File: design/flow/config.mk
export PLATFORM = sky130hd
export DESIGN_NAME = mm_gcd
export DESIGN_NICKNAME = mm_gcd
export VERILOG_FILES = /design/flow/design.v
export SDC_FILE = /design/flow/constraint.sdc
export NUM_CORES = 4
export LEC_CHECK = 0
export CAP_MARGIN = 20
export CORE_MARGIN = 2
export CORE_UTILIZATION = 40
export SLEW_MARGIN = 20
File: design/flow/constraint.sdc
create_clock -name core_clock -period 2.12 [get_ports {clock}]
set_input_delay 0.4240 -clock core_clock [delete_from_list [all_inputs] [get_ports {clock}]]
set_output_delay 0.4240 -clock core_clock [all_outputs]
set_load 0.01 [all_outputs]
File: design/flow/design.v
`timescale 1ns/10ps
module mm_gcd (
    clock,
    reset,
    a,
    b,
    c,
    start,
    finished
);
input clock;
input reset;
input [31:0] a;
input [31:0] b;
output [31:0] c;
reg [31:0] c;
input start;
output finished;
reg finished;
reg [31:0] y;
reg [31:0] x;
always @(posedge clock) begin: MM_GCD_RTL
    if (reset == 0) begin
        y <= 0;
        x <= 0;
        finished <= 1;
        c <= 0;
    end
    else begin
        if (start) begin
            finished <= 1'b0;
            x <= a;
            y <= b;
        end
        else begin
            if ((y == 0)) begin
                finished <= 1'b1;
                c <= x;
            end
            else if ((x > y)) begin
                x <= (x - y);
            end
            else begin
                y <= (y - x);
            end
        end
    end
end
endmodule
File: design/flow/run.sh
#!/bin/bash
# the make line also repeats each setting of config.mk as NAME=value (left out here)
make -C /OpenROAD-flow-scripts/flow DESIGN_CONFIG=/design/flow/config.mk WORK_HOME=/design/flow/orfs CLKGATE_MAP_FILE= finish
==> impl_metrics.ini, run 1 <==
; implementation run metrics
[critical_path]
slowest_stage = a311o_2
path_depth = 14
crit_arrival_ps = 3110
r2r_end = y[21]
r2r-start = y[0]
critical_path_class = flop to flop
crit_chain = buf_6 > inv_4 > ha_4 > buf_6 > inv_2 > a21o_1 > a311o_2 > a2111oi_4 > a21oi_2 > buf_4 > buf_4 > xor2_4 > nand3_1 > a311oi_1
reg2reg_depth = 14
critPathCaptureType = flop
startpoint_type = flop
path_buffers = 6
critPathCapture = y[21]
worstPathRequired_ps = 2400
startpoint = y[0]
cp_slowest_stage_delay_ps = 460
crit_path_max_fanout = 3
cpLargestDelayFamily = AND-OR/OR-AND gates
reg2reg_slack_ps = -710

[logic_synthesis]
adder_share_pct = 10.9
ys_warn_count = 1
ys_seq_share_pct = 25.5
async_reset_ff_share_pct = 0
synth_cell_types = 80
most_common_cell = nand2_1
syn-num-nets = 1129
yosys_area_um2 = 7630
edf_count = 0
flop_cell = dfxtp_1
syn_area_um2 = 7630
netlist.top_cell.by_area = dfxtp_1
synth.cellmix.simpleShare_pct = 17.2
yosys-top-cells-count = nand2_1 (136), a21oi_1 (127), dfxtp_1 (97), inv_1 (81), ha_1 (63)
ys_sh_xor_pct = 6.20
area_leaders = dfxtp_1 (25%), ha_1 (10%), a21oi_1 (8.3%), nand2_1 (6.7%), xnor2_1 (4.0%)
postSynthAreaPerCell_um2 = 7.65
aoi_share_pct = 31.6
top_area_share_pct = 25.5
mux_area_share_pct = 0.525
yosys_cells = 997
netlist_instances = 997
logic_family = AND-OR/OR-AND gates
ys_ff = 97

[clock_tree]
clock-sinks = 97
clockRootBuffer = clkbuf_16
cts.clk_slew.worst_paths_ps = 80
holdBufCountCts = 0
clk_path_buf_depth = 2
clk_latency_ps = 370
htree_levels = 3
cts-buffers-inserted = 9
cts_tree = built

[layout]
comb_area_um2 = 6470
stdcell_count = 1611
final_area_um2 = 13100
nFillCells = 1493
fin_nets = 1504
area_growth_pct = 72.2
area.sequential_um2 = 1960

[detailed_routing]
routedWlPerCell_um = 20.8
ant_nets = 0
drtIter0Drc = 581
routed_wl_mm = 33.4
n_antenna_cell = 0
vias = 8993
firstDrtPassIters = 5
drc = 0
drt-vias-per-instance = 5.58

[run]
warnings = 60
cap_violations = 0

[timing]
period_needed_ps = 2830
timing.final.crit_share_pct = 134
hold_viol = 0
tightest_slew_ps = 689
fmax_ghz = 0.353
final_max_slew_viol_count = 0
skew_ps = 9.55
slew_headroom_pct = 54.1
setup_viol = 96
setup_ws_ps = -715
rsz0062_at_grt = yes

[global_route]
grt_usage_pct = 31.7
overflow = 0
grt_max_degree = 43
grt_pass1_wl_mm = 48.8
antenna_found_initial = 0
grt_pass1_vias = 8956

[place]
dp_slack_ps = -906
postPlaceCellArea_um2 = 11000
io_buffers = 99
dpl.cell_count = 1561
hpwl_mm = 24.2
place.gp.congestion = 1.02

[status]
check.faults = setup timing
outcome = failed layout checks

[min_path]
holdPathStages = 3
min-delay-start = start
min_path_type = primary input to flop
holdPathEnd = x[0]

[floorplanning]
rows = 50
num_io_pins = 100
die_h_um = 142
fp-utilization_pct = 40.8
die_w_um = 142
core-area_um2 = 18700
die-area_um2 = 20200
-- area by class of cell --
cell class	instances	area share, %
Multi-Input combinational cell	755	49.3
Timing Repair Buffer	426	28.7
Sequential cell	97	14.9
Inverter	83	2.40
Tap cell	234	2.23
Clock buffer	9	1.71
Clock inverter	7	0.705
-- metal layers --
layer / global-route usage [%] / up-vias / routed length [µm]
met3: 4.51 / 86 / 1610
li1: - / 4276 / -
met1: 38.1 / 4324 / 13900
met2: 54.9 / 307 / 16100
met4: 16.3 / 0 / 1830
met5: 0 / - / 0
-- metrics by stage --
stage                     util [%]  setup TNS, ps  hold WS [ps]
after global placement        58.7         -45290           442
after detailed placement      58.7         -50530           446
final                         70.2         -40900           426
after CTS                     65.3         -37240           410
after floorplan                  -         -26210           449
after global routing          70.2         -48860           440
-- repair_timing --
| item | 4_1_cts | 5_1_grt |
|---|---|---|
| buffers inserted | 22 | 12 |
| cloned | 3 | 3 |
| gates resized | 160 | 199 |
| pin swaps | 77 | 99 |
| endpoints found under the setup margin | 96 | 96 |
==> inputs of run 2 (changes only) <==
ABC_AREA = 1   (was not set)
CAP_MARGIN = 0   (was 20)
CORE_UTILIZATION = 72   (was 40)
CTS_CLUSTER_DIAMETER = 119   (was not set)
PLACE_DENSITY = 0.66   (was not set)
SETUP_SLACK_MARGIN = -0.23   (was not set)
clock period = 2.79 ns   (was 2.12 ns; I/O delays follow)
==> impl_metrics.ini, run 2 <==
; implementation run metrics
[detailed_routing]
drt-vias-per-instance = 5.87
vias = 10200
routedWlPerCell_um = 16.2
ant_nets = 0
routed_wl_mm = 28.1
drtIter0Drc = 1386
drc = 0
firstDrtPassIters = 14
n_antenna_cell = 0

[critical_path]
cp_slowest_stage_delay_ps = 410
crit_path_max_fanout = 17
startpoint_type = flop
cpLargestDelayFamily = simple AND/OR/NAND/NOR gates
critical_path_class = flop to flop
startpoint = x[0]
critPathCapture = x[12]
critPathCaptureType = flop
crit_arrival_ps = 3100
r2r_end = x[12]
reg2reg_depth = 17
r2r-start = x[0]
reg2reg_slack_ps = -30
path_depth = 17
cpMostUsedCell = nand2_1
slowest_stage = fa_1
worstPathRequired_ps = 3070
crit_chain = inv_1 > ha_1 > fa_1 > inv_1 > nand2_1 > nand2_1 > nand2_1 > nand2_2 > nand2_1 > nand2_2 > nand2_2 > nand2_4 > nand3_4 > nand2_4 > buf_4 > nand2_1 > a21oi_1
path_buffers = 3

[logic_synthesis]
area_leaders = nand2_1 (25%), dfxtp_1 (22%), inv_1 (11%), ha_1 (9.1%), a21oi_1 (7.6%)
yosys_area_um2 = 8630
top_area_share_pct = 24.6
ys_ff = 97
postSynthAreaPerCell_um2 = 5.72
most_common_cell = nand2_1
yosys_cells = 1509
mux_area_share_pct = 0
synth.cellmix.simpleShare_pct = 37.9
netlist_instances = 1509
aoi_share_pct = 12.9
ys_sh_xor_pct = 3.04
async_reset_ff_share_pct = 0
synth_cell_types = 36
ys_warn_count = 1
syn-num-nets = 1641
logic_family = simple AND/OR/NAND/NOR gates
adder_share_pct = 9.60
yosys-top-cells-count = nand2_1 (566), inv_1 (248), a21oi_1 (131), nand3_1 (102), dfxtp_1 (97)
syn_area_um2 = 8630
edf_count = 0
ys_seq_share_pct = 22.5
netlist.top_cell.by_area = nand2_1
flop_cell = dfxtp_1

[timing]
fmax_ghz = 0.354
whs_ps = 490
fin_tns_setup_ps = -33.3
hold_viol = 0
setup_ws_ps = -33.3
final_max_slew_viol_count = 0
timing.final.crit_share_pct = 101
slew_headroom_pct = 45.1
skew_ps = 7.41
tightest_slew_ps = 824
setup_viol = 1
period_needed_ps = 2820

[floorplanning]
die_w_um = 113
rows = 39
core-area_um2 = 11600
die_h_um = 113
num_io_pins = 100
die-area_um2 = 12900
fp-utilization_pct = 74.6

[run]
cap_violations = 0
warnings = 60

[clock_tree]
clockRootBuffer = clkbuf_16
cts.clk_slew.worst_paths_ps = 70
holdBufCountCts = 0
htree_levels = 3
clk_latency_ps = 360
cts-buffers-inserted = 9
cts_tree = built
post_cts_resized = 0
clock-sinks = 97
clk_path_buf_depth = 2
cts_setup_buffers = 0

[global_route]
grt_usage_pct = 43.5
overflow = 0
grt_pass1_wl_mm = 44.9
grt_pass1_vias = 9499
grt_max_degree = 89
antenna_found_initial = 0

[place]
place.gp.congestion = 1.14
postPlaceCellArea_um2 = 9690
io_buffers = 99
hpwl_mm = 20.4
dpl.cell_count = 1718

[layout]
final_area_um2 = 10000
nFillCells = 764
area_growth_pct = 16.2
stdcell_count = 1734
fin_nets = 1718

[min_path]
holdPathStages = 2
min_path_type = flop to flop
holdPathEnd = y[23]
min-delay-start = y[23]

[status]
check.faults = setup timing
outcome = failed layout checks
==> run 2: area by class of cell <==
| type | count | area, µm² | area share [%] |
|---|---|---|---|
| clock inverter | 5 | 86.3 | 0.860 |
| clock buffer | 11 | 253 | 2.52 |
| timing repair buffer | 119 | 1150 | 11.4 |
| sequential | 97 | 1940 | 19.4 |
| multi-input combinational | 1106 | 5480 | 54.6 |
| tap | 143 | 179 | 1.78 |
| inverter | 253 | 950 | 9.46 |
==> run 2: per-stage QoR <==
stage / util [%] / setup WS [ps]
after global placement: 83.8 / 248
final: 86.8 / -33.3
after CTS: 86.8 / 57.4
after global routing: 86.8 / -226
after floorplan: - / 586
after detailed placement: 83.8 / 108
==> run 2: metal layers <==
layer | vias to the layer above | GRT usage, % | wire [µm]
li1 | 4805 | - | -
met1 | 4425 | 54.7 | 10700
met2 | 769 | 67.9 | 11900
met3 | 177 | 11.4 | 3810
met4 | 0 | 24.6 | 1730
met5 | - | 0 | 0
==> inputs of run 3 (changes only) <==
CAP_MARGIN = 10   (was 0)
CELL_PAD_IN_SITES_DETAIL_PLACEMENT = 2   (was not set)
CELL_PAD_IN_SITES_GLOBAL_PLACEMENT = 1   (was not set)
CORE_MARGIN = 7   (was 2)
CORE_UTILIZATION = 56   (was 72)
CTS_CLUSTER_DIAMETER = 120   (was 119)
CTS_CLUSTER_SIZE = 71   (was not set)
GPL_ROUTABILITY_DRIVEN = 0   (was not set)
GPL_TIMING_DRIVEN = 1   (was not set)
MIN_ROUTING_LAYER = met1   (was not set)
PLACE_DENSITY = not set   (was 0.66)
PLACE_DENSITY_LB_ADDON = 0.18   (was not set)
SETUP_SLACK_MARGIN = not set   (was -0.23)
SLEW_MARGIN = 40   (was 20)
clock period = 2.22 ns   (was 2.79 ns; I/O delays follow)
==> impl_metrics.ini, run 3 <==
; physical design summary
[status]
outcome = did not finish
haltStage = global placement (3_3_place_gp)
error_line = [ERROR FLW-0024] Place density exceeds 1.0 (current PLACE_DENSITY_LB_ADDON =  0.18). Please check if the value of  PLACE_DENSITY_LB_ADDON is between 0 and 0.99.

[logic_synthesis]
async_reset_ff_share_pct = 0
edf_count = 0
ys_seq_share_pct = 22.5
netlist.top_cell.by_area = nand2_1
netlist_instances = 1509
ys_warn_count = 1
syn-num-nets = 1641
synth_cell_types = 36
yosys_cells = 1509
yosys-top-cells-count = nand2_1 (566), inv_1 (248), a21oi_1 (131), nand3_1 (102), dfxtp_1 (97)
postSynthAreaPerCell_um2 = 5.72
yosys_area_um2 = 8630
area_leaders = nand2_1 (25%), dfxtp_1 (22%), inv_1 (11%), ha_1 (9.1%), a21oi_1 (7.6%)
top_area_share_pct = 24.6
flop_cell = dfxtp_1
logic_family = simple AND/OR/NAND/NOR gates
aoi_share_pct = 12.9
adder_share_pct = 9.60
mux_area_share_pct = 0
ys_sh_xor_pct = 3.04
syn_area_um2 = 8630
most_common_cell = nand2_1
synth.cellmix.simpleShare_pct = 37.9
ys_ff = 97

[floorplanning]
fp-utilization_pct = 57.0
rows = 45
die_w_um = 138
die_h_um = 138
die-area_um2 = 19100
num_io_pins = 100
core-area_um2 = 15100
==> inputs of run 4 (changes only) <==
CAP_MARGIN = 20   (was 10)
CELL_PAD_IN_SITES_DETAIL_PLACEMENT = not set   (was 2)
CELL_PAD_IN_SITES_GLOBAL_PLACEMENT = not set   (was 1)
CORE_MARGIN = 2   (was 7)
CORE_UTILIZATION = 70   (was 56)
CTS_CLUSTER_DIAMETER = 373   (was 120)
CTS_CLUSTER_SIZE = not set   (was 71)
GPL_ROUTABILITY_DRIVEN = not set   (was 0)
GPL_TIMING_DRIVEN = not set   (was 1)
MIN_ROUTING_LAYER = not set   (was met1)
PLACE_DENSITY_LB_ADDON = not set   (was 0.18)
SETUP_SLACK_MARGIN = -0.24   (was not set)
SLEW_MARGIN = 20   (was 40)
clock period = 3.25 ns   (was 2.22 ns; I/O delays follow)
==> impl_metrics.ini, run 4 <==
; implementation run metrics
[status]
outcome = no timing/DRC/antenna violations

[detailed_routing]
drtIter0Drc = 1319
firstDrtPassIters = 10
drc = 0
n_antenna_cell = 0
vias = 9990
routedWlPerCell_um = 16.2
drt-vias-per-instance = 5.78
routed_wl_mm = 28.0
ant_nets = 0

[layout]
comb_area_um2 = 5480
fin_util_pct = 82.7
area.sequential_um2 = 1940
nFillCells = 905
area_growth_pct = 15.1
fin_nets = 1707

[min_path]
holdPathStages = 2
holdPathEnd = y[23]
min-delay-start = y[23]
min_path_type = flop to flop

[logic_synthesis]
yosys_area_um2 = 8630
most_common_cell = nand2_1
area_leaders = nand2_1 (25%), dfxtp_1 (22%), inv_1 (11%), ha_1 (9.1%), a21oi_1 (7.6%)
yosys-top-cells-count = nand2_1 (566), inv_1 (248), a21oi_1 (131), nand3_1 (102), dfxtp_1 (97)
ys_sh_xor_pct = 3.04
logic_family = simple AND/OR/NAND/NOR gates
edf_count = 0
netlist_instances = 1509
ys_seq_share_pct = 22.5
flop_cell = dfxtp_1
adder_share_pct = 9.60
netlist.top_cell.by_area = nand2_1
ys_ff = 97
mux_area_share_pct = 0
syn-num-nets = 1641
async_reset_ff_share_pct = 0
postSynthAreaPerCell_um2 = 5.72
synth.cellmix.simpleShare_pct = 37.9
syn_area_um2 = 8630
synth_cell_types = 36
aoi_share_pct = 12.9
ys_warn_count = 1
top_area_share_pct = 24.6
yosys_cells = 1509

[floorplanning]
core-area_um2 = 12000
die_w_um = 115
rows = 40
die_h_um = 115
fp-utilization_pct = 71.9
num_io_pins = 100
die-area_um2 = 13200

[timing]
period_needed_ps = 2960
timing.final.crit_share_pct = 91.0
slew_headroom_pct = 45.4
setup_viol = 0
hold_viol = 0
fin_tns_setup_ps = 0
skew_ps = 7.80
tightest_slew_ps = 819
fmax_ghz = 0.338
rsz0062_at_grt = no
final_max_slew_viol_count = 0

[clock_tree]
clk_latency_ps = 360
clock-sinks = 97
clk_path_buf_depth = 2
cts_setup_buffers = 0
cts_tree = built
cts.clk_slew.worst_paths_ps = 70
holdBufCountCts = 0
post_cts_resized = 0
cts-buffers-inserted = 9
clockRootBuffer = clkbuf_16
htree_levels = 3

[critical_path]
worstPathRequired_ps = 3500
r2r_end = x[1]
r2r-start = x[0]
cpMostUsedCell = nand2_1
cp_slowest_stage_delay_ps = 410
reg2reg_depth = 17
reg2reg_slack_ps = 290
critPathCaptureType = flop
startpoint = x[0]
critPathCapture = x[1]
path_buffers = 3
cpLargestDelayFamily = simple AND/OR/NAND/NOR gates
crit_chain = inv_1 > ha_1 > fa_1 > inv_1 > nand2_1 > nand2_1 > nand2_1 > nand2_2 > nand2_1 > nand2_2 > nand2_2 > nand2_4 > nand3_4 > nand2_4 > inv_1 > nor2_1 > nor2_1
slowest_stage = fa_1
critical_path_class = flop to flop
startpoint_type = flop
path_depth = 17
crit_arrival_ps = 3210
crit_path_max_fanout = 33

[place]
hpwl_mm = 20.4
place.gp.congestion = 1.07
io_buffers = 99

[global_route]
grt_pass1_wl_mm = 44.8
antenna_found_initial = 0
grt_max_degree = 88
grt_pass1_vias = 9367
overflow = 0
grt_usage_pct = 43.0

[run]
cap_violations = 0
warnings = 59
-- run 4: layout make-up --
cell class / instances / area share (%)
well taps: 147 / 1.85
inverters: 253 / 9.56
flip-flops and latches: 97 / 19.5
multi-input cells: 1106 / 55.1
repair buffers: 108 / 10.9
clock inverters: 5 / 0.630
clock buffers: 11 / 2.44
-- run 4: stage by stage --
step	setup WS, ps	hold WS (ps)	cell area, µm²	cells
6_report	293	493	9930	1727
4_1_cts	351	485	9930	1727
2_1_floorplan	1050	458	8630	1509
5_1_grt	101	518	9930	1727
3_3_place_gp	532	463	9630	1711
3_5_place_dp	395	465	9630	1711
-- run 4: per-layer routing --
layer  track usage [%]  vias up  wire, µm
met2              68.7      635     12200
met4              22.6        0      1330
li1                  -     4786         -
met3              7.64      130      3310
met5                 0        -         0
met1              55.4     4439     11100
==> inputs of run 5 (changes only) <==
ABC_AREA = not set   (was 1)
CAP_MARGIN = 30   (was 20)
CELL_PAD_IN_SITES_DETAIL_PLACEMENT = 1   (was not set)
CORE_UTILIZATION = 40   (was 70)
CTS_CLUSTER_DIAMETER = not set   (was 373)
CTS_CLUSTER_SIZE = 13   (was not set)
GPL_ROUTABILITY_DRIVEN = 1   (was not set)
GPL_TIMING_DRIVEN = 1   (was not set)
HOLD_SLACK_MARGIN = 0.11   (was not set)
MAX_ROUTING_LAYER = met4   (was not set)
MIN_ROUTING_LAYER = met2   (was not set)
PLACE_DENSITY_LB_ADDON = 0.16   (was not set)
SETUP_SLACK_MARGIN = 0.58   (was -0.24)
TNS_END_PERCENT = 40   (was not set)
clock period = 6.59 ns   (was 3.25 ns; I/O delays follow)
==> impl_metrics.ini, run 5 <==
; implementation run metrics
[critical_path]
path_buffers = 1
reg2reg_slack_ps = 2450
crit_path_max_fanout = 19
cp_slowest_stage_delay_ps = 680
crit_chain = inv_1 > ha_1 > nand2_1 > nor3_2 > nand3_1 > o31ai_1 > a21o_1 > nand3_4 > a211o_1 > nand2_1
critPathCaptureType = flop
startpoint_type = flop
startpoint = y[23]
cpMostUsedCell = nand2_1
r2r_end = y[4]
critPathCapture = y[4]
critical_path_class = flop to flop
worstPathRequired_ps = 6910
path_depth = 10
r2r-start = y[23]
reg2reg_depth = 10
slowest_stage = o31ai_1
crit_arrival_ps = 4450
cpLargestDelayFamily = AND-OR/OR-AND gates

[detailed_routing]
routed_wl_mm = 30.2
ant_nets = 0
firstDrtPassIters = 7
drt-vias-per-instance = 8.22
drc = 0
routedWlPerCell_um = 23.4
n_antenna_cell = 0
drtIter0Drc = 1927
vias = 10600

[layout]
fin_util_pct = 48.4
fin_nets = 1187
stdcell_count = 1294
area_growth_pct = 18.6

[timing]
slew_headroom_pct = 33.2
setup_ws_ps = 2450
tightest_slew_ps = 993
rsz0062_at_grt = no
fin_tns_setup_ps = 0
period_needed_ps = 4140
fmax_ghz = 0.242
hold_viol = 0
final_max_slew_viol_count = 0
setup_viol = 0
skew_ps = 14.0
timing.final.crit_share_pct = 62.8

[logic_synthesis]
logic_family = AND-OR/OR-AND gates
ys_seq_share_pct = 25.5
top_area_share_pct = 25.5
edf_count = 0
aoi_share_pct = 31.6
async_reset_ff_share_pct = 0
yosys_area_um2 = 7630
yosys_cells = 997
flop_cell = dfxtp_1
adder_share_pct = 10.9
syn_area_um2 = 7630
area_leaders = dfxtp_1 (25%), ha_1 (10%), a21oi_1 (8.3%), nand2_1 (6.7%), xnor2_1 (4.0%)
most_common_cell = nand2_1
synth.cellmix.simpleShare_pct = 17.2
yosys-top-cells-count = nand2_1 (136), a21oi_1 (127), dfxtp_1 (97), inv_1 (81), ha_1 (63)
netlist_instances = 997
syn-num-nets = 1129
mux_area_share_pct = 0.525
ys_sh_xor_pct = 6.20
ys_warn_count = 1
netlist.top_cell.by_area = dfxtp_1
postSynthAreaPerCell_um2 = 7.65
synth_cell_types = 80
ys_ff = 97

[clock_tree]
cts_tree = built
clk_path_buf_depth = 2
post_cts_resized = 0
cts_setup_buffers = 0
htree_levels = 3
cts-buffers-inserted = 9
clock-sinks = 97
holdBufCountCts = 0
clockRootBuffer = clkbuf_16
cts.clk_slew.worst_paths_ps = 90
clk_latency_ps = 370

[global_route]
grt_max_degree = 40
grt_use_met2_pct = 58.2
grtUsageMet1_pct = 0
grt_pass1_wl_mm = 45.7
busiest_layer = met2
antenna_found_initial = 0
overflow = 0
grt_pass1_vias = 11700
grt_usage_pct = 47.2
grt_use_met3_pct = 57.7

[floorplanning]
core-area_um2 = 18700
num_io_pins = 100
fp-utilization_pct = 40.8
rows = 50
die-area_um2 = 20200
die_w_um = 142
die_h_um = 142

[status]
outcome = no timing/DRC/antenna violations

[min_path]
min-delay-start = c[30]
min_path_type = flop to flop
holdPathEnd = c[30]
holdPathStages = 2

[run]
cap_violations = 0
warnings = 57

[place]
dp_slack_ps = 2380
place.gp.congestion = 1.01
io_buffers = 99
dpl.cell_count = 1277
hpwl_mm = 22.9
[run 5: cell type report]
type                            instances  area, µm²
Fill cell                            2300       9660
Multi-Input combinational cell        755       5070
Sequential cell                        97       1940
Timing Repair Buffer                  109       1100
Inverter                               83        312
Tap cell                              234        293
Clock buffer                            9        225
Clock inverter                          7        100
[run 5: layer usage]
metal / share of wire (%) / up-vias
met4: 9.6 / 0
met5: 0 / -
li1: - / 3611
met1: 0 / 3617
met2: 51 / 3059
met3: 39 / 348
[run 5: through the flow]
stage | hold slack (ps) | instance area, µm²
finish | 456 | 9050
floorplan | 449 | 7630
global route | 480 | 9050
global placement | 443 | 8640
detailed placement | 448 | 8720
CTS | 460 | 9040
==> inputs of run 6 (changes only) <==
CAP_MARGIN = 20   (was 30)
CELL_PAD_IN_SITES_DETAIL_PLACEMENT = not set   (was 1)
CORE_ASPECT_RATIO = 0.94   (was not set)
CORE_UTILIZATION = 72   (was 40)
CTS_CLUSTER_DIAMETER = 167   (was not set)
CTS_CLUSTER_SIZE = 53   (was 13)
GPL_ROUTABILITY_DRIVEN = not set   (was 1)
HOLD_SLACK_MARGIN = not set   (was 0.11)
MIN_ROUTING_LAYER = met1   (was met2)
PLACE_DENSITY = 0.61   (was not set)
PLACE_DENSITY_LB_ADDON = not set   (was 0.16)
SETUP_SLACK_MARGIN = not set   (was 0.58)
TNS_END_PERCENT = not set   (was 40)
clock period = 3.06 ns   (was 6.59 ns; I/O delays follow)
==> impl_metrics.ini, run 6 <==
; physical design summary
[logic_synthesis]
netlist_instances = 997
adder_share_pct = 10.9
async_reset_ff_share_pct = 0
edf_count = 0
area_leaders = dfxtp_1 (25%), ha_1 (10%), a21oi_1 (8.3%), nand2_1 (6.7%), xnor2_1 (4.0%)
yosys_cells = 997
synth.cellmix.simpleShare_pct = 17.2
top_area_share_pct = 25.5
aoi_share_pct = 31.6
synth_cell_types = 80
most_common_cell = nand2_1
ys_seq_share_pct = 25.5
postSynthAreaPerCell_um2 = 7.65
netlist.top_cell.by_area = dfxtp_1
yosys-top-cells-count = nand2_1 (136), a21oi_1 (127), dfxtp_1 (97), inv_1 (81), ha_1 (63)
syn_area_um2 = 7630
flop_cell = dfxtp_1
mux_area_share_pct = 0.525
logic_family = AND-OR/OR-AND gates
yosys_area_um2 = 7630
ys_warn_count = 1
syn-num-nets = 1129
ys_ff = 97
ys_sh_xor_pct = 6.20

[clock_tree]
clk_path_buf_depth = 2
cts-buffers-inserted = 9
clockRootBuffer = clkbuf_16
holdBufCountCts = 0
htree_levels = 3
clock-sinks = 97

[floorplanning]
num_io_pins = 100
die_h_um = 104
fp-utilization_pct = 73.6
core-area_um2 = 10400
rows = 36
die_w_um = 110
die-area_um2 = 11400

[place]
hpwl_mm = 21.8
postPlaceCellArea_um2 = 9410
io_buffers = 99
place.gp.congestion = 1.17
dp_slack_ps = -399

[status]
error_line = [ERROR GRT-0116] Global routing finished with congestion. Check the congestion regions in the DRC Viewer.
outcome = did not finish
haltStage = global routing (5_1_grt)

[global_route]
grt_usage_pct = 77.5
overflow = 125
## run 6: layer usage
layer | track usage (%) | GRT overflow
met5 | - | -
met4 | 81.3 | 55
met3 | 52.0 | 0
met2 | 93.0 | 69
met1 | 77.8 | 1
## run 6: timing repair
action | in CTS
resized | 22
cloned | 0
setup buffers | 8
endpoints found under the setup margin | 34
pin swaps | 8
## run 6: through the flow
stage          instances  setup TNS (ps)
2_1_floorplan        997               0
3_3_place_gp        1288           -2180
3_5_place_dp        1288           -4950
4_1_cts             1312               0
==> inputs of run 7 (changes only) <==
ABC_AREA = 1   (was not set)
CAP_MARGIN = 0   (was 20)
CORE_ASPECT_RATIO = not set   (was 0.94)
CTS_CLUSTER_DIAMETER = 232   (was 167)
CTS_CLUSTER_SIZE = 72   (was 53)
GPL_TIMING_DRIVEN = not set   (was 1)
HOLD_SLACK_MARGIN = 0.3   (was not set)
MAX_ROUTING_LAYER = not set   (was met4)
MIN_ROUTING_LAYER = not set   (was met1)
PLACE_DENSITY = 0.66   (was 0.61)
SETUP_SLACK_MARGIN = -0.18   (was not set)
clock period = 2.17 ns   (was 3.06 ns; I/O delays follow)
==> impl_metrics.ini, run 7 <==
; physical design summary
[logic_synthesis]
top_area_share_pct = 24.6
ys_ff = 97
netlist.top_cell.by_area = nand2_1
most_common_cell = nand2_1
adder_share_pct = 9.60
synth.cellmix.simpleShare_pct = 37.9
ys_seq_share_pct = 22.5
yosys_cells = 1509
aoi_share_pct = 12.9
synth_cell_types = 36
ys_sh_xor_pct = 3.04
async_reset_ff_share_pct = 0
logic_family = simple AND/OR/NAND/NOR gates
area_leaders = nand2_1 (25%), dfxtp_1 (22%), inv_1 (11%), ha_1 (9.1%), a21oi_1 (7.6%)
syn_area_um2 = 8630
ys_warn_count = 1
flop_cell = dfxtp_1
mux_area_share_pct = 0
yosys_area_um2 = 8630
syn-num-nets = 1641
postSynthAreaPerCell_um2 = 5.72
netlist_instances = 1509
yosys-top-cells-count = nand2_1 (566), inv_1 (248), a21oi_1 (131), nand3_1 (102), dfxtp_1 (97)
edf_count = 0

[clock_tree]
cts-buffers-inserted = 9
clockRootBuffer = clkbuf_16
clock-sinks = 97
htree_levels = 3
clk_path_buf_depth = 2

[status]
error_line = [ERROR GRT-0116] Global routing finished with congestion. Check the congestion regions in the DRC Viewer.
outcome = did not finish
haltStage = global routing (5_1_grt)

[floorplanning]
rows = 39
die_w_um = 113
die-area_um2 = 12900
fp-utilization_pct = 74.6
num_io_pins = 100
core-area_um2 = 11600
die_h_um = 113

[place]
place.gp.congestion = 1.14
dpl.cell_count = 1819
io_buffers = 99
hpwl_mm = 23.7

[global_route]
overflow = 73
grt_usage_pct = 80.3
==> run 7: what timing repair did <==
item                       CTS
setup buffers                0
hold buffers                 0
setup endpoints to repair   59
gates cloned                 1
gates resized               41
pin swaps                    4
==> run 7: layer usage <==
metal  overflow  GRT usage (%)
met5          0           32.9
met3          1           64.6
met2         37           95.6
met4         35           83.1
met1          0           80.3
==> run 7: through the flow <==
step / setup WS, ps / setup TNS (ps) / utilization, % / area [µm²]
after CTS: -178 / -9250 / 95.3 / 11000
after detailed placement: -230 / -5880 / 91.0 / 10500
after global placement: -44.3 / -290 / 91.0 / 10500
after floorplan: -34.0 / -659 / - / 8630
==> inputs of run 8 (changes only) <==
ABC_AREA = 0   (was 1)
CAP_MARGIN = 15   (was 0)
CELL_PAD_IN_SITES_GLOBAL_PLACEMENT = 1   (was not set)
CORE_ASPECT_RATIO = 0.79   (was not set)
CORE_MARGIN = 3   (was 2)
CORE_UTILIZATION = 26   (was 72)
CTS_CLUSTER_DIAMETER = not set   (was 232)
CTS_CLUSTER_SIZE = 30   (was 72)
GPL_TIMING_DRIVEN = 0   (was not set)
HOLD_SLACK_MARGIN = not set   (was 0.3)
MAX_ROUTING_LAYER = met4   (was not set)
MIN_ROUTING_LAYER = met1   (was not set)
PLACE_DENSITY = 0.61   (was 0.66)
SETUP_SLACK_MARGIN = -0.06   (was -0.18)
SLEW_MARGIN = 15   (was 20)
TNS_END_PERCENT = 65   (was not set)
clock period = 2.59 ns   (was 2.17 ns; I/O delays follow)
==> impl_metrics.ini, run 8 <==
; implementation run metrics
[status]
outcome = failed layout checks
check.faults = setup timing

[critical_path]
path_buffers = 4
path_depth = 14
crit_chain = inv_2 > ha_4 > fa_2 > nand2b_4 > a21oi_4 > o41a_4 > a211oi_4 > o21a_4 > buf_6 > a211oi_4 > buf_6 > buf_8 > nand2_4 > a311oi_2
reg2reg_slack_ps = -400
reg2reg_depth = 14
r2r_end = x[5]
critPathCaptureType = flop
slowest_stage = fa_2
crit_path_max_fanout = 5
startpoint_type = flop
worstPathRequired_ps = 2850
cpLargestDelayFamily = AND-OR/OR-AND gates
startpoint = x[0]
critical_path_class = flop to flop
cp_slowest_stage_delay_ps = 390
critPathCapture = x[5]
r2r-start = x[0]
crit_arrival_ps = 3240

[logic_synthesis]
synth.cellmix.simpleShare_pct = 17.2
yosys-top-cells-count = nand2_1 (136), a21oi_1 (127), dfxtp_1 (97), inv_1 (81), ha_1 (63)
top_area_share_pct = 25.5
edf_count = 0
async_reset_ff_share_pct = 0
ys_warn_count = 1
syn-num-nets = 1129
aoi_share_pct = 31.6
synth_cell_types = 80
ys_ff = 97
mux_area_share_pct = 0.525
netlist_instances = 997
yosys_cells = 997
syn_area_um2 = 7630
most_common_cell = nand2_1
yosys_area_um2 = 7630
netlist.top_cell.by_area = dfxtp_1
adder_share_pct = 10.9
postSynthAreaPerCell_um2 = 7.65
area_leaders = dfxtp_1 (25%), ha_1 (10%), a21oi_1 (8.3%), nand2_1 (6.7%), xnor2_1 (4.0%)
ys_seq_share_pct = 25.5
logic_family = AND-OR/OR-AND gates
ys_sh_xor_pct = 6.20
flop_cell = dfxtp_1

[detailed_routing]
ant_nets = 0
drtIter0Drc = 676
routed_wl_mm = 34.0
drt-vias-per-instance = 5.22
drc = 0
vias = 8079
routedWlPerCell_um = 22.0
firstDrtPassIters = 5

[clock_tree]
cts_tree = built
clk_path_buf_depth = 2
clk_latency_ps = 370
clockRootBuffer = clkbuf_16
cts-buffers-inserted = 9
clock-sinks = 97
htree_levels = 3
holdBufCountCts = 0
cts.clk_slew.worst_paths_ps = 70

[global_route]
grt_max_degree = 18
grt_usage_pct = 21.6
grt_pass1_wl_mm = 49.3
antenna_found_initial = 1
overflow = 0
grt_pass1_vias = 7718

[layout]
fin_nets = 1305
area_growth_pct = 43.9
fin_util_pct = 38.1

[floorplanning]
fp-utilization_pct = 26.5
rows = 55
die-area_um2 = 31400
core-area_um2 = 28800
die_w_um = 199
die_h_um = 158
num_io_pins = 100

[place]
io_buffers = 98
hpwl_mm = 25.8
place.gp.congestion = 0.934

[min_path]
holdPathEnd = c[7]
holdPathStages = 2
min_path_type = flop to flop
min-delay-start = c[7]

[timing]
tightest_slew_ps = 1110
timing.final.crit_share_pct = 115
slew_headroom_pct = 25.8
rsz0062_at_grt = yes
period_needed_ps = 2990
setup_viol = 64
final_max_slew_viol_count = 0
hold_viol = 0
skew_ps = 24.0
fmax_ghz = 0.335
setup_ws_ps = -397
fin_tns_setup_ps = -18130

[run]
warnings = 60
cap_violations = 0
==> run 8: stage by stage <==
| step | cell area, µm² | hold WS (ps) | setup WS (ps) | cells |
|---|---|---|---|---|
| final | 11000 | 453 | -397 | 1548 |
| after global routing | 11000 | 472 | -450 | 1548 |
| after CTS | 10300 | 459 | -345 | 1525 |
| after detailed placement | 9110 | 448 | -1130 | 1465 |
| after global placement | 9110 | 444 | -1080 | 1465 |
| after floorplan | 7670 | 449 | -64.3 | 997 |
==> run 8: repair_timing <==
item	CTS	global route
resized	134	146
pin swaps	46	66
gates cloned	3	1
setup buffers	46	24
endpoints found under the setup margin	96	94
==> run 8: cell type report <==
cell class              count  area (µm²)
well taps                 370         463
clock inverters             6        51.3
repair buffers            168        1640
clock buffers               9         225
flip-flops and latches     97        2010
multi-input cells         756        5880
fillers                  2980       17800
plain buffers              58         382
diodes                      1        2.50
inverters                  83         319
==> run 8: metal layers <==
layer / GRT usage, % / up-vias / part of all wire (%)
li1: - / 3892 / -
met1: 32.7 / 3908 / 51
met2: 30.0 / 248 / 41
met3: 3.40 / 31 / 6.5
met4: 4.48 / 0 / 1.3
met5: - / - / 0
==> inputs of run 9 (changes only) <==
ABC_AREA = not set   (was 0)
CAP_MARGIN = 20   (was 15)
CELL_PAD_IN_SITES_GLOBAL_PLACEMENT = not set   (was 1)
CORE_ASPECT_RATIO = not set   (was 0.79)
CORE_MARGIN = 2   (was 3)
CORE_UTILIZATION = 72   (was 26)
CTS_CLUSTER_DIAMETER = 36   (was not set)
CTS_CLUSTER_SIZE = 50   (was 30)
GPL_TIMING_DRIVEN = not set   (was 0)
HOLD_SLACK_MARGIN = -0.09   (was not set)
MAX_ROUTING_LAYER = not set   (was met4)
MIN_ROUTING_LAYER = not set   (was met1)
PLACE_DENSITY = 0.35   (was 0.61)
SETUP_SLACK_MARGIN = -0.36   (was -0.06)
SLEW_MARGIN = 20   (was 15)
TNS_END_PERCENT = not set   (was 65)
clock period = 3.8 ns   (was 2.59 ns; I/O delays follow)
==> impl_metrics.ini, run 9 <==
; implementation run metrics
[floorplanning]
core-area_um2 = 10300
fp-utilization_pct = 73.9
rows = 37
die-area_um2 = 11400
die_w_um = 107
num_io_pins = 100
die_h_um = 107

[logic_synthesis]
ys_sh_xor_pct = 6.20
yosys_area_um2 = 7630
postSynthAreaPerCell_um2 = 7.65
netlist.top_cell.by_area = dfxtp_1
async_reset_ff_share_pct = 0
synth.cellmix.simpleShare_pct = 17.2
netlist_instances = 997
mux_area_share_pct = 0.525
syn_area_um2 = 7630
yosys-top-cells-count = nand2_1 (136), a21oi_1 (127), dfxtp_1 (97), inv_1 (81), ha_1 (63)
ys_ff = 97
syn-num-nets = 1129
area_leaders = dfxtp_1 (25%), ha_1 (10%), a21oi_1 (8.3%), nand2_1 (6.7%), xnor2_1 (4.0%)
most_common_cell = nand2_1
aoi_share_pct = 31.6
adder_share_pct = 10.9
logic_family = AND-OR/OR-AND gates
yosys_cells = 997
edf_count = 0
ys_seq_share_pct = 25.5
top_area_share_pct = 25.5
flop_cell = dfxtp_1
synth_cell_types = 80
ys_warn_count = 1

[run]
warnings = 59
cap_violations = 0

[clock_tree]
cts.clk_slew.worst_paths_ps = 110
clock-sinks = 97
holdBufCountCts = 0
cts_setup_buffers = 0
cts_tree = built
clk_latency_ps = 390
clockRootBuffer = clkbuf_8
clk_path_buf_depth = 2
post_cts_resized = 0
cts-buffers-inserted = 9
htree_levels = 3

[detailed_routing]
drc = 0
n_antenna_cell = 0
drtIter0Drc = 956
vias = 8167
drt-vias-per-instance = 6.74
firstDrtPassIters = 6
routed_wl_mm = 25.3
ant_nets = 0
routedWlPerCell_um = 20.9

[critical_path]
cpMostUsedCell = a2111oi_2
startpoint_type = flop
startpoint = y[20]
critPathCapture = y[29]
reg2reg_depth = 11
critPathCaptureType = flop
critical_path_class = flop to flop
reg2reg_slack_ps = 330
worstPathRequired_ps = 4070
slowest_stage = ha_1
r2r-start = y[20]
crit_chain = inv_1 > ha_1 > a21o_1 > a31oi_1 > o211ai_1 > a2111oi_2 > a21oi_1 > a31oi_2 > or3_1 > a21boi_1 > a2111oi_2
cp_slowest_stage_delay_ps = 490
path_depth = 11
r2r_end = y[29]
path_buffers = 1
cpLargestDelayFamily = AND-OR/OR-AND gates
crit_arrival_ps = 3740
crit_path_max_fanout = 11

[layout]
area.sequential_um2 = 1940
nFillCells = 602
fin_util_pct = 86.4
comb_area_um2 = 5070
fin_nets = 1203
area_growth_pct = 17.0

[timing]
tightest_slew_ps = 743
fmax_ghz = 0.289
hold_viol = 0
timing.final.crit_share_pct = 91.2
rsz0062_at_grt = no
skew_ps = 21.2
period_needed_ps = 3470
setup_viol = 0
fin_tns_setup_ps = 0
slew_headroom_pct = 50.3
final_max_slew_viol_count = 0

[min_path]
min-delay-start = c[5]
min_path_type = flop to flop
holdPathEnd = c[5]
holdPathStages = 2

[place]
place.gp.congestion = 1.08
io_buffers = 99
hpwl_mm = 18.8

[global_route]
grt_usage_pct = 43.7
antenna_found_initial = 0
overflow = 0
grt_pass1_vias = 7622
grt_max_degree = 48
grt_pass1_wl_mm = 39.1

[status]
outcome = no timing/DRC/antenna violations
-- run 9: layout make-up --
cell class                 count  share of cell area [%]
multi-input combinational    755                    56.8
sequential                    97                    21.8
timing repair buffer         125                    13.4
inverter                      83                    3.49
tap                          136                    1.91
clock buffer                   9                    1.39
clock inverter                 6                    1.26
-- run 9: per-stage QoR --
| step | hold slack [ps] | setup WS [ps] | instance area (µm²) | std cells |
|---|---|---|---|---|
| finish | 457 | 334 | 8920 | 1211 |
| global route | 476 | 165 | 8920 | 1211 |
| CTS | 460 | 263 | 8910 | 1210 |
| detailed placement | 447 | 366 | 8670 | 1195 |
| global placement | 443 | 504 | 8670 | 1195 |
| floorplan | 449 | 954 | 7630 | 997 |
-- run 9: layer usage --
layer,up-vias,track usage [%],part of all wire (%)
met2,598,73.0,46
met1,3740,52.0,37
met4,0,25.0,7.4
met5,-,0,0
li1,3677,-,-
met3,152,9.12,10
==> inputs of run 10 (changes only) <==
CORE_UTILIZATION = 58   (was 72)
CTS_CLUSTER_DIAMETER = not set   (was 36)
CTS_CLUSTER_SIZE = not set   (was 50)
HOLD_SLACK_MARGIN = not set   (was -0.09)
PLACE_DENSITY = not set   (was 0.35)
SETUP_SLACK_MARGIN = not set   (was -0.36)
clock period = 2.52 ns   (was 3.8 ns; I/O delays follow)
==> impl_metrics.ini, run 10 <==
; physical design summary
[logic_synthesis]
netlist.top_cell.by_area = dfxtp_1
ys_seq_share_pct = 25.5
yosys_cells = 997
synth_cell_types = 80
flop_cell = dfxtp_1
ys_sh_xor_pct = 6.20
yosys_area_um2 = 7630
syn-num-nets = 1129
synth.cellmix.simpleShare_pct = 17.2
netlist_instances = 997
syn_area_um2 = 7630
ys_ff = 97
aoi_share_pct = 31.6
top_area_share_pct = 25.5
adder_share_pct = 10.9
area_leaders = dfxtp_1 (25%), ha_1 (10%), a21oi_1 (8.3%), nand2_1 (6.7%), xnor2_1 (4.0%)
async_reset_ff_share_pct = 0
edf_count = 0
ys_warn_count = 1
yosys-top-cells-count = nand2_1 (136), a21oi_1 (127), dfxtp_1 (97), inv_1 (81), ha_1 (63)
mux_area_share_pct = 0.525
postSynthAreaPerCell_um2 = 7.65
most_common_cell = nand2_1
logic_family = AND-OR/OR-AND gates

[global_route]
overflow = 2
grt_usage_pct = 69.0

[clock_tree]
clk_path_buf_depth = 2
clockRootBuffer = clkbuf_16
htree_levels = 3
cts-buffers-inserted = 9
clock-sinks = 97
holdBufCountCts = 0

[place]
io_buffers = 99
hpwl_mm = 23.8
dp_slack_ps = -588
place.gp.congestion = 1.09

[floorplanning]
die_w_um = 119
rows = 41
die_h_um = 119
core-area_um2 = 12700
die-area_um2 = 14100
num_io_pins = 100
fp-utilization_pct = 60.0

[status]
error_line = [ERROR GRT-0116] Global routing finished with congestion. Check the congestion regions in the DRC Viewer.
haltStage = global routing (5_1_grt)
outcome = did not finish
[run 10: layer usage]
metal	global-route usage, %	overflow
met5	25.0	0
met4	66.9	0
met3	49.2	0
met2	89.2	2
met1	68.8	0
[run 10: repair_timing]
action                     4_1_cts
resized                        194
setup endpoints to repair       64
hold endpoints to repair         0
buffers inserted                34
pin swaps                       97
cloned                           3
[run 10: through the flow]
step	utilization, %	cell area (µm²)	TNS, ps	std cells	hold slack [ps]
after global placement	83.0	10600	-21820	1465	443
after detailed placement	83.1	10600	-19850	1466	450
after floorplan	-	7700	-2210	997	449
after CTS	94.6	12000	-11640	1517	459
==> inputs of run 11 (changes only) <==
CORE_UTILIZATION = 68   (was 58)
CTS_CLUSTER_DIAMETER = 27   (was not set)
SETUP_SLACK_MARGIN = 0.48   (was not set)
clock period = 3.2 ns   (was 2.52 ns; I/O delays follow)
==> impl_metrics.ini, run 11 <==
; physical design summary
[place]
dpl.cell_count = 1270
place.gp.congestion = 1.08
hpwl_mm = 21.3
io_buffers = 99

[floorplanning]
fp-utilization_pct = 70.1
num_io_pins = 100
die-area_um2 = 12100
die_w_um = 110
rows = 38
die_h_um = 110
core-area_um2 = 10900

[logic_synthesis]
mux_area_share_pct = 0.525
ys_seq_share_pct = 25.5
yosys-top-cells-count = nand2_1 (136), a21oi_1 (127), dfxtp_1 (97), inv_1 (81), ha_1 (63)
area_leaders = dfxtp_1 (25%), ha_1 (10%), a21oi_1 (8.3%), nand2_1 (6.7%), xnor2_1 (4.0%)
async_reset_ff_share_pct = 0
top_area_share_pct = 25.5
ys_sh_xor_pct = 6.20
edf_count = 0
yosys_cells = 997
synth.cellmix.simpleShare_pct = 17.2
syn_area_um2 = 7630
netlist_instances = 997
ys_ff = 97
syn-num-nets = 1129
synth_cell_types = 80
adder_share_pct = 10.9
postSynthAreaPerCell_um2 = 7.65
yosys_area_um2 = 7630
most_common_cell = nand2_1
flop_cell = dfxtp_1
ys_warn_count = 1
logic_family = AND-OR/OR-AND gates
aoi_share_pct = 31.6
netlist.top_cell.by_area = dfxtp_1

[global_route]
overflow = 60
grt_usage_pct = 76.0

[status]
error_line = [ERROR GRT-0116] Global routing finished with congestion. Check the congestion regions in the DRC Viewer.
haltStage = global routing (5_1_grt)
outcome = did not finish

[clock_tree]
cts-buffers-inserted = 9
holdBufCountCts = 0
clock-sinks = 97
clk_path_buf_depth = 2
clockRootBuffer = clkbuf_8
htree_levels = 3
==> run 11: repair_timing <==
item,4_1_cts
pin swaps,58
resized,144
buffers inserted,36
cloned,3
endpoints found under the setup margin,64
==> run 11: metrics by stage <==
step	utilization (%)	hold WS, ps	worst slack (ps)	area (µm²)
floorplan	-	449	490	7640
global placement	84.8	443	19.6	9240
detailed placement	84.8	449	-110	9240
CTS	95.4	460	367	10400
==> run 11: metal layers <==
| metal | track usage (%) | GRT overflow |
|---|---|---|
| met1 | 76.7 | 2 |
| met2 | 92.3 | 36 |
| met3 | 60.2 | 1 |
| met4 | 75.3 | 21 |
| met5 | 22.8 | 0 |
==> inputs of run 12 (changes only) <==
ABC_AREA = 1   (was not set)
CAP_MARGIN = 10   (was 20)
CORE_UTILIZATION = 72   (was 68)
CTS_CLUSTER_DIAMETER = 310   (was 27)
CTS_CLUSTER_SIZE = 99   (was not set)
PLACE_DENSITY = 0.38   (was not set)
SETUP_SLACK_MARGIN = not set   (was 0.48)
TNS_END_PERCENT = 10   (was not set)
clock period = 2.14 ns   (was 3.2 ns; I/O delays follow)
==> impl_metrics.ini, run 12 <==
; physical design summary
[logic_synthesis]
yosys-top-cells-count = nand2_1 (566), inv_1 (248), a21oi_1 (131), nand3_1 (102), dfxtp_1 (97)
synth.cellmix.simpleShare_pct = 37.9
area_leaders = nand2_1 (25%), dfxtp_1 (22%), inv_1 (11%), ha_1 (9.1%), a21oi_1 (7.6%)
synth_cell_types = 36
adder_share_pct = 9.60
async_reset_ff_share_pct = 0
syn_area_um2 = 8630
netlist.top_cell.by_area = nand2_1
ys_ff = 97
aoi_share_pct = 12.9
syn-num-nets = 1641
yosys_area_um2 = 8630
netlist_instances = 1509
ys_sh_xor_pct = 3.04
mux_area_share_pct = 0
top_area_share_pct = 24.6
ys_warn_count = 1
most_common_cell = nand2_1
yosys_cells = 1509
ys_seq_share_pct = 22.5
edf_count = 0
postSynthAreaPerCell_um2 = 5.72
logic_family = simple AND/OR/NAND/NOR gates
flop_cell = dfxtp_1

[floorplanning]
die_w_um = 113
rows = 39
core-area_um2 = 11600
die-area_um2 = 12900
num_io_pins = 100
fp-utilization_pct = 74.6
die_h_um = 113

[place]
place.gp.congestion = 1.17
dpl.cell_count = 1846
hpwl_mm = 26.1
io_buffers = 99

[status]
haltStage = clock tree synthesis (4_1_cts)
outcome = did not finish
error_line = [ERROR DPL-0038] Utilization greater than 100%, impossible to legalize
-- run 12: through the flow --
stage / setup WS, ps / util (%) / area (µm²)
global placement: -59.5 / 93.0 / 10800
floorplan: 14.2 / - / 8640
detailed placement: -266 / 93.0 / 10800
==> inputs of run 13 (changes only) <==
CAP_MARGIN = 0   (was 10)
CORE_ASPECT_RATIO = 0.94   (was not set)
CORE_UTILIZATION = 71   (was 72)
CTS_CLUSTER_DIAMETER = 169   (was 310)
CTS_CLUSTER_SIZE = 79   (was 99)
GPL_TIMING_DRIVEN = 1   (was not set)
HOLD_SLACK_MARGIN = -0.08   (was not set)
MAX_ROUTING_LAYER = met4   (was not set)
MIN_ROUTING_LAYER = met1   (was not set)
PLACE_DENSITY = 0.61   (was 0.38)
TNS_END_PERCENT = 40   (was 10)
clock period = 2.41 ns   (was 2.14 ns; I/O delays follow)
==> impl_metrics.ini, run 13 <==
; implementation run metrics
[status]
outcome = failed layout checks
check.faults = setup timing

[critical_path]
cp_slowest_stage_delay_ps = 620
crit_arrival_ps = 3240
reg2reg_slack_ps = -530
crit_path_max_fanout = 5
critPathCaptureType = flop
worstPathRequired_ps = 2710
critPathCapture = x[28]
reg2reg_depth = 12
cpLargestDelayFamily = AND-OR/OR-AND gates
critical_path_class = flop to flop
slowest_stage = o211ai_1
path_depth = 12
startpoint = y[15]
r2r_end = x[28]
crit_chain = inv_1 > ha_2 > nand2_2 > inv_1 > nand2_1 > nand2_1 > buf_4 > a21oi_1 > o211ai_1 > xor2_1 > nor2_1 > nor2_1
startpoint_type = flop
path_buffers = 3
r2r-start = y[15]

[clock_tree]
clk_latency_ps = 380
clockRootBuffer = clkbuf_16
cts-buffers-inserted = 9
clock-sinks = 97
cts.clk_slew.worst_paths_ps = 70
cts_tree = built
clk_path_buf_depth = 2
htree_levels = 3
holdBufCountCts = 0

[detailed_routing]
ant_nets = 0
drt-vias-per-instance = 6.45
vias = 11700
met1Wirelength_mm = 12.2
wl_met3_mm = 5.94
firstDrtPassIters = 14
drtIter0Drc = 2334
drc = 0
dr_wl_met2_mm = 14.8
routedWlPerCell_um = 20.3
n_antenna_cell = 0
top_layer_used = met4
routed_wl_mm = 36.7

[logic_synthesis]
adder_share_pct = 9.60
async_reset_ff_share_pct = 0
postSynthAreaPerCell_um2 = 5.72
mux_area_share_pct = 0
logic_family = simple AND/OR/NAND/NOR gates
top_area_share_pct = 24.6
ys_warn_count = 1
ys_ff = 97
syn-num-nets = 1641
synth_cell_types = 36
most_common_cell = nand2_1
flop_cell = dfxtp_1
aoi_share_pct = 12.9
yosys_cells = 1509
area_leaders = nand2_1 (25%), dfxtp_1 (22%), inv_1 (11%), ha_1 (9.1%), a21oi_1 (7.6%)
netlist.top_cell.by_area = nand2_1
ys_seq_share_pct = 22.5
synth.cellmix.simpleShare_pct = 37.9
netlist_instances = 1509
yosys_area_um2 = 8630
edf_count = 0
yosys-top-cells-count = nand2_1 (566), inv_1 (248), a21oi_1 (131), nand3_1 (102), dfxtp_1 (97)
syn_area_um2 = 8630
ys_sh_xor_pct = 3.04

[global_route]
overflow = 0
grt_max_degree = 86
grt_pass1_vias = 9922
grt_pass1_wl_mm = 47.2
antenna_found_initial = 0
grt_usage_pct = 45.7

[floorplanning]
fp-utilization_pct = 71.9
die_h_um = 111
core-area_um2 = 12000
die_w_um = 118
rows = 39
die-area_um2 = 13100
num_io_pins = 100

[timing]
setup_viol = 63
setup_ws_ps = -531
skew_ps = 10.7
final_max_slew_viol_count = 0
timing.final.crit_share_pct = 122
rsz0062_at_grt = yes
period_needed_ps = 2940
fin_tns_setup_ps = -6590
slew_headroom_pct = 52.4
hold_viol = 0
fmax_ghz = 0.340
tightest_slew_ps = 711

[min_path]
holdPathStages = 2
holdPathEnd = y[23]
min-delay-start = y[23]
min_path_type = flop to flop

[run]
warnings = 61
cap_violations = 0

[layout]
area_growth_pct = 27.2
fin_nets = 1770
final_area_um2 = 11000
nFillCells = 572
area.sequential_um2 = 1960
comb_area_um2 = 5890

[place]
postPlaceCellArea_um2 = 10100
place.gp.congestion = 1.16
hpwl_mm = 21.4
io_buffers = 99
## run 13: stage by stage
stage / worst slack (ps) / cells / utilization [%] / hold slack (ps)
detailed placement: -42.0 / 1780 / 84.2 / 465
CTS: 30.5 / 1796 / 86.8 / 487
global route: -417 / 1807 / 91.5 / 499
global placement: 105 / 1780 / 84.2 / 464
floorplan: 206 / 1509 / - / 458
finish: -531 / 1807 / 91.5 / 485
## run 13: routing by layer
metal  track usage (%)  up-vias
met4              23.6        0
li1                  -     4906
met3              9.47      442
met1              56.6     5022
met2              70.5     1287
met5                 -        -
## run 13: layout make-up
class                      count  share of cell area [%]
timing repair buffer         170                    15.3
sequential                    97                    17.9
inverter                     253                    8.68
clock buffer                  12                    2.15
clock inverter                 4                   0.490
multi-input combinational   1107                    53.6
tap                          164                    1.87
## run 13: what timing repair did
action,4_1_cts,5_1_grt
gates cloned,0,5
setup endpoints to repair,33,65
resized,7,119
pin swaps,1,36
setup buffers,0,6
hold endpoints to repair,0,0
==> inputs of run 14 (changes only) <==
ABC_AREA = not set   (was 1)
CAP_MARGIN = 20   (was 0)
CORE_ASPECT_RATIO = not set   (was 0.94)
CORE_MARGIN = 4   (was 2)
CORE_UTILIZATION = 69   (was 71)
CTS_CLUSTER_DIAMETER = 195   (was 169)
CTS_CLUSTER_SIZE = 100   (was 79)
GPL_TIMING_DRIVEN = not set   (was 1)
HOLD_SLACK_MARGIN = not set   (was -0.08)
MAX_ROUTING_LAYER = not set   (was met4)
MIN_ROUTING_LAYER = not set   (was met1)
PLACE_DENSITY = not set   (was 0.61)
PLACE_DENSITY_LB_ADDON = 0.3   (was not set)
TNS_END_PERCENT = 20   (was 40)
clock period = 5.0 ns   (was 2.41 ns; I/O delays follow)
==> impl_metrics.ini, run 14 <==
; implementation run metrics
[status]
outcome = no timing/DRC/antenna violations

[critical_path]
critPathCaptureType = flop
crit_arrival_ps = 4100
crit_chain = inv_1 > ha_1 > and3_4 > nand2_1 > nor3_2 > nand3_1 > o31ai_1 > a211o_1 > nand2_1 > a311oi_1
cpLargestDelayFamily = AND-OR/OR-AND gates
reg2reg_slack_ps = 1190
reg2reg_depth = 10
worstPathRequired_ps = 5290
cp_slowest_stage_delay_ps = 940
startpoint_type = flop
r2r_end = x[3]
critical_path_class = flop to flop
crit_path_max_fanout = 30
critPathCapture = x[3]
cpMostUsedCell = nand2_1
startpoint = y[18]
slowest_stage = a211o_1
path_depth = 10
r2r-start = y[18]
path_buffers = 1

[logic_synthesis]
flop_cell = dfxtp_1
ys_sh_xor_pct = 6.20
ys_seq_share_pct = 25.5
synth_cell_types = 80
area_leaders = dfxtp_1 (25%), ha_1 (10%), a21oi_1 (8.3%), nand2_1 (6.7%), xnor2_1 (4.0%)
ys_warn_count = 1
ys_ff = 97
adder_share_pct = 10.9
mux_area_share_pct = 0.525
most_common_cell = nand2_1
yosys-top-cells-count = nand2_1 (136), a21oi_1 (127), dfxtp_1 (97), inv_1 (81), ha_1 (63)
aoi_share_pct = 31.6
async_reset_ff_share_pct = 0
netlist.top_cell.by_area = dfxtp_1
syn-num-nets = 1129
edf_count = 0
logic_family = AND-OR/OR-AND gates
top_area_share_pct = 25.5
syn_area_um2 = 7630
yosys_area_um2 = 7630
postSynthAreaPerCell_um2 = 7.65
yosys_cells = 997
synth.cellmix.simpleShare_pct = 17.2
netlist_instances = 997

[clock_tree]
clockRootBuffer = clkbuf_8
cts_tree = built
post_cts_resized = 0
holdBufCountCts = 0
cts.clk_slew.worst_paths_ps = 100
htree_levels = 3
clk_path_buf_depth = 2
clock-sinks = 97
clk_latency_ps = 400
cts_setup_buffers = 0
cts-buffers-inserted = 9

[timing]
whs_ps = 462
setup_viol = 0
rsz0062_at_grt = no
fmax_ghz = 0.263
period_needed_ps = 3810
tightest_slew_ps = 1150
skew_ps = 16.0
fin_tns_setup_ps = 0
hold_viol = 0
timing.final.crit_share_pct = 76.1
setup_ws_ps = 1190
slew_headroom_pct = 22.9
final_max_slew_viol_count = 0

[floorplanning]
fp-utilization_pct = 70.4
die_w_um = 113
die-area_um2 = 12800
num_io_pins = 100
die_h_um = 113
core-area_um2 = 10800
rows = 38

[global_route]
grt_max_degree = 58
grt_pass1_wl_mm = 39.3
grt_pass1_vias = 7655
antenna_found_initial = 0
grt_usage_pct = 38.3
overflow = 0

[detailed_routing]
vias = 7969
firstDrtPassIters = 9
n_antenna_cell = 0
drtIter0Drc = 943
drt-vias-per-instance = 6.66
routedWlPerCell_um = 20.9
drc = 0
ant_nets = 0
routed_wl_mm = 25.0

[run]
cap_violations = 0
warnings = 57

[min_path]
min-delay-start = c[7]
holdPathStages = 2
holdPathEnd = c[7]
min_path_type = flop to flop

[place]
dp_slack_ps = 1300
hpwl_mm = 19.1
place.gp.congestion = 1.01
io_buffers = 99

[layout]
area_growth_pct = 14.6
fin_nets = 1184
[run 14: layout make-up]
cell class                      count  area (µm²)
Tap cell                          140         175
Inverter                           83         312
Clock inverter                      6        76.3
Fill cell                         773        2100
Clock buffer                        9         124
Multi-Input combinational cell    755        5070
Sequential cell                    97        1940
Timing Repair Buffer              106        1040
[run 14: per-stage QoR]
| step | util (%) | instances | cell area (µm²) |
|---|---|---|---|
| after floorplan | - | 997 | 7630 |
| after global placement | 78.8 | 1181 | 8540 |
| after detailed placement | 78.8 | 1181 | 8540 |
| after CTS | 80.7 | 1196 | 8740 |
| after global routing | 80.7 | 1196 | 8740 |
| final | 80.7 | 1196 | 8740 |
[run 14: per-layer routing]
layer	share of wire (%)	global-route usage, %	up-vias
met5	0	0	-
met4	6.3	23.1	0
met3	9.1	4.76	116
met2	46	63.3	511
met1	38	47.7	3705
li1	-	-	3637
